Design mips_cpu, start of the top module:
module mips_cpu (
  input         clk,
  input         rst,
  output [31:0] imem_addr,
  input  [31:0] imem_rdata,
  output [31:0] dmem_addr,
  output [31:0] dmem_wdata,
  output        dmem_we,
  output        dmem_re,
  input  [31:0] dmem_rdata,
  output        reg_we,
  output [4:0]  reg_waddr,
  output [31:0] reg_wdata
);
Size in the first run: roughly 3,300 cells after synthesis, ~290 flip-flops, about 200 I/O pins, ~29,000 um2 of cells after synthesis.
==> flow/config.mk <==
export PLATFORM = sky130hd
export DESIGN_NAME = mips_cpu
export DESIGN_NICKNAME = mips_cpu
export VERILOG_FILES = /design/flow/design.v
export SDC_FILE = /design/flow/constraint.sdc
export NUM_CORES = 4
export LEC_CHECK = 0
export CAP_MARGIN = 20
export CELL_PAD_IN_SITES_DETAIL_PLACEMENT = 0
export CELL_PAD_IN_SITES_GLOBAL_PLACEMENT = 0
export CORE_MARGIN = 2
export CORE_UTILIZATION = 72
export CTS_CLUSTER_DIAMETER = 93
export GPL_ROUTABILITY_DRIVEN = 1
export HOLD_SLACK_MARGIN = -0.09
export PLACE_DENSITY_LB_ADDON = 0.19
export SETUP_SLACK_MARGIN = 0.57
export SLEW_MARGIN = 20
==> flow/constraint.sdc <==
create_clock -name core_clock -period 9.97 [get_ports {clk}]
set_input_delay 1.9940 -clock core_clock [delete_from_list [all_inputs] [get_ports {clk}]]
set_output_delay 1.9940 -clock core_clock [all_outputs]
set_load 0.01 [all_outputs]
run.sh (not shown) runs the stock make flow with config.mk's settings and CLKGATE_MAP_FILE=.
The baseline failed in global routing on GRT-0232.
Edit:
Settings changed: CELL_PAD_IN_SITES_DETAIL_PLACEMENT 0 to not set, CELL_PAD_IN_SITES_GLOBAL_PLACEMENT 0 to not set, CORE_UTILIZATION 72 to 40, CTS_CLUSTER_DIAMETER 93 to not set, GPL_ROUTABILITY_DRIVEN 1 to not set, HOLD_SLACK_MARGIN -0.09 to not set, PLACE_DENSITY set to 0.6, PLACE_DENSITY_LB_ADDON 0.19 to not set, SETUP_SLACK_MARGIN 0.57 to not set.
Clock period 9.97 ns to 10.5 ns, I/O delays scaled along.
This time the run finished clean.
Die size grows by 78%.
Synthesized area stays the same.
Synthesized cell count does not change.
Edit:
Settings changed: CORE_UTILIZATION 40 to 71, CTS_CLUSTER_DIAMETER set to 381, CTS_CLUSTER_SIZE set to 22, PLACE_DENSITY 0.6 to not set, SETUP_SLACK_MARGIN set to -0.64.
Clock period 10.5 ns to 8.24 ns, I/O delays scaled along.
Outcome: Now the flow failed in global routing on GRT-0116; area after synthesis does not change; die size goes down by 43%; synthesized cell count stays the same.
Edit:
Settings changed: CORE_UTILIZATION 71 to 48, CTS_CLUSTER_DIAMETER 381 to not set, CTS_CLUSTER_SIZE 22 to not set, SETUP_SLACK_MARGIN -0.64 to 1.78.
Clock period 8.24 ns to 6.04 ns, I/O delays scaled along.
Result: The new run stopped in global routing on GRT-0232; area after synthesis does not change; die area increases by well over a third; synthesized cell count stays the same.

* * *

Starting RTL as in the previous note.
clock: 5.81 ns
lec_check: 0
cap_margin: 20
core_margin: 2
core_utilization: 54
hold_slack_margin: 0.29
place_density: 0.6
slew_margin: 20
tns_end_percent: 5
The first run never finished: it broke off in 5_1_grt.
Edit:
Settings changed: CELL_PAD_IN_SITES_DETAIL_PLACEMENT from default to 0, CELL_PAD_IN_SITES_GLOBAL_PLACEMENT from default to 1, CORE_UTILIZATION 54 to 53, GPL_ROUTABILITY_DRIVEN from default to 1, HOLD_SLACK_MARGIN 0.29 to default, PLACE_DENSITY 0.6 to default, PLACE_DENSITY_LB_ADDON from default to 0.19, SETUP_SLACK_MARGIN from default to 2.85, TNS_END_PERCENT 5 to default.
Clock period 5.81 ns to 12.7 ns, I/O delays scaled along.
With this change the flow completed without violations.
Synthesized cell count does not change.
Synthesized area does not change.
Die size rose by 1.9%.
Edit:
Settings changed: CELL_PAD_IN_SITES_DETAIL_PLACEMENT 0 to default, CELL_PAD_IN_SITES_GLOBAL_PLACEMENT 1 to default, CORE_UTILIZATION 53 to 54, GPL_ROUTABILITY_DRIVEN 1 to default, PLACE_DENSITY from default to 0.6, PLACE_DENSITY_LB_ADDON 0.19 to default, SETUP_SLACK_MARGIN 2.85 to 1.62, TNS_END_PERCENT from default to 5.
Clock period 12.7 ns to 5.81 ns, I/O delays scaled along.
=> This time the run died in 5_1_grt; die area fell slightly; synthesized cell count stays the same; synthesized area is unchanged.

* * *

Setup of run 1:
Starting RTL as in the previous note.
Settings: LEC_CHECK=0, CAP_MARGIN=20, CORE_MARGIN=2, CORE_UTILIZATION=58, SLEW_MARGIN=20; clock period 6.04 ns.
Run 1 got as far as 5_1_grt, where a tool error ended the run.
The inputs of run 2 differ from those of run 1 as listed below.
Settings: setting SETUP_SLACK_MARGIN to -0.64 for the first time; changing CORE_UTILIZATION from 58 to 68; changing the clock period (ns, I/O delays scaled along) from 6.04 to 8.24.
==> results <==
Stage in which a tool error killed run 1: 5_1_grt.
Run 2 | ERROR | 5_1_grt
Across both runs, cell count after placement was lower for run 2 than for run 1.
Compared with run 1, run 2 shows core outline area lower by about 15%.
From run 2 to run 1, area figure in the yosys stat output did not move at all.
Run 2 vs run 1: placed wire-length estimate after detailed placement down by a little under 10%
Here is what was changed in the inputs of run 3 compared with run 2.
Settings: setting PLACE_DENSITY_LB_ADDON to 0.19 for the first time; changing CORE_UTILIZATION from 68 to 37; changing CORE_MARGIN from 2 to 5; removing SETUP_SLACK_MARGIN (formerly -0.64); setting CELL_PAD_IN_SITES_DETAIL_PLACEMENT to 0 for the first time; setting GPL_TIMING_DRIVEN to 0 for the first time; setting CTS_CLUSTER_DIAMETER to 180 for the first time; changing SLEW_MARGIN from 20 to 40; setting CELL_PAD_IN_SITES_GLOBAL_PLACEMENT to 1 for the first time; setting GPL_ROUTABILITY_DRIVEN to 0 for the first time; changing the clock period (ns, I/O delays scaled along) from 8.24 to 12.7.
Results
- Going from run 2 to run 3, compound-cell area share of the yosys netlist held; floorplan utilization went down 31 points.
- What the final checks of run 3 revealed, after a flow that finished every stage, was a layout that fails on setup timing.
- Run 3 vs. run 2: instance area at placement went down by 3300 um2, unique cell type count in the Yosys netlist was more or less identical, HPWL after detailed placement went up by about 15%.
Edits applied to the flow inputs when going from run 3 to run 4:
Settings: GPL_TIMING_DRIVEN removed (was 0); CORE_UTILIZATION changed from 37 to 46; GPL_ROUTABILITY_DRIVEN changed from 0 to 1; CTS_CLUSTER_DIAMETER removed (was 180); SLEW_MARGIN changed from 40 to 20; PLACE_DENSITY_LB_ADDON removed (was 0.19); CORE_MARGIN changed from 5 to 2; the clock period (ns, I/O delays scaled along) changed from 12.7 to 5.81.
[summary]
Run 4: all stages done; final checks FAILED (setup timing).
Post-detailed-routing wire length (run 4 vs. run 3) increases by a little under 10%
Going from run 3 to run 4, routing usage on met3 increased 12 points; ratio of final minimum period to clock period now larger; sequential power went up 120%.
Taking run 3 as the reference, in run 4 met3 wire length higher, filler-free cell count of the finished design went up by 757, first-pass GRT wire length climbed about 10%.
Power is estimated from default activity; no workload was simulated.
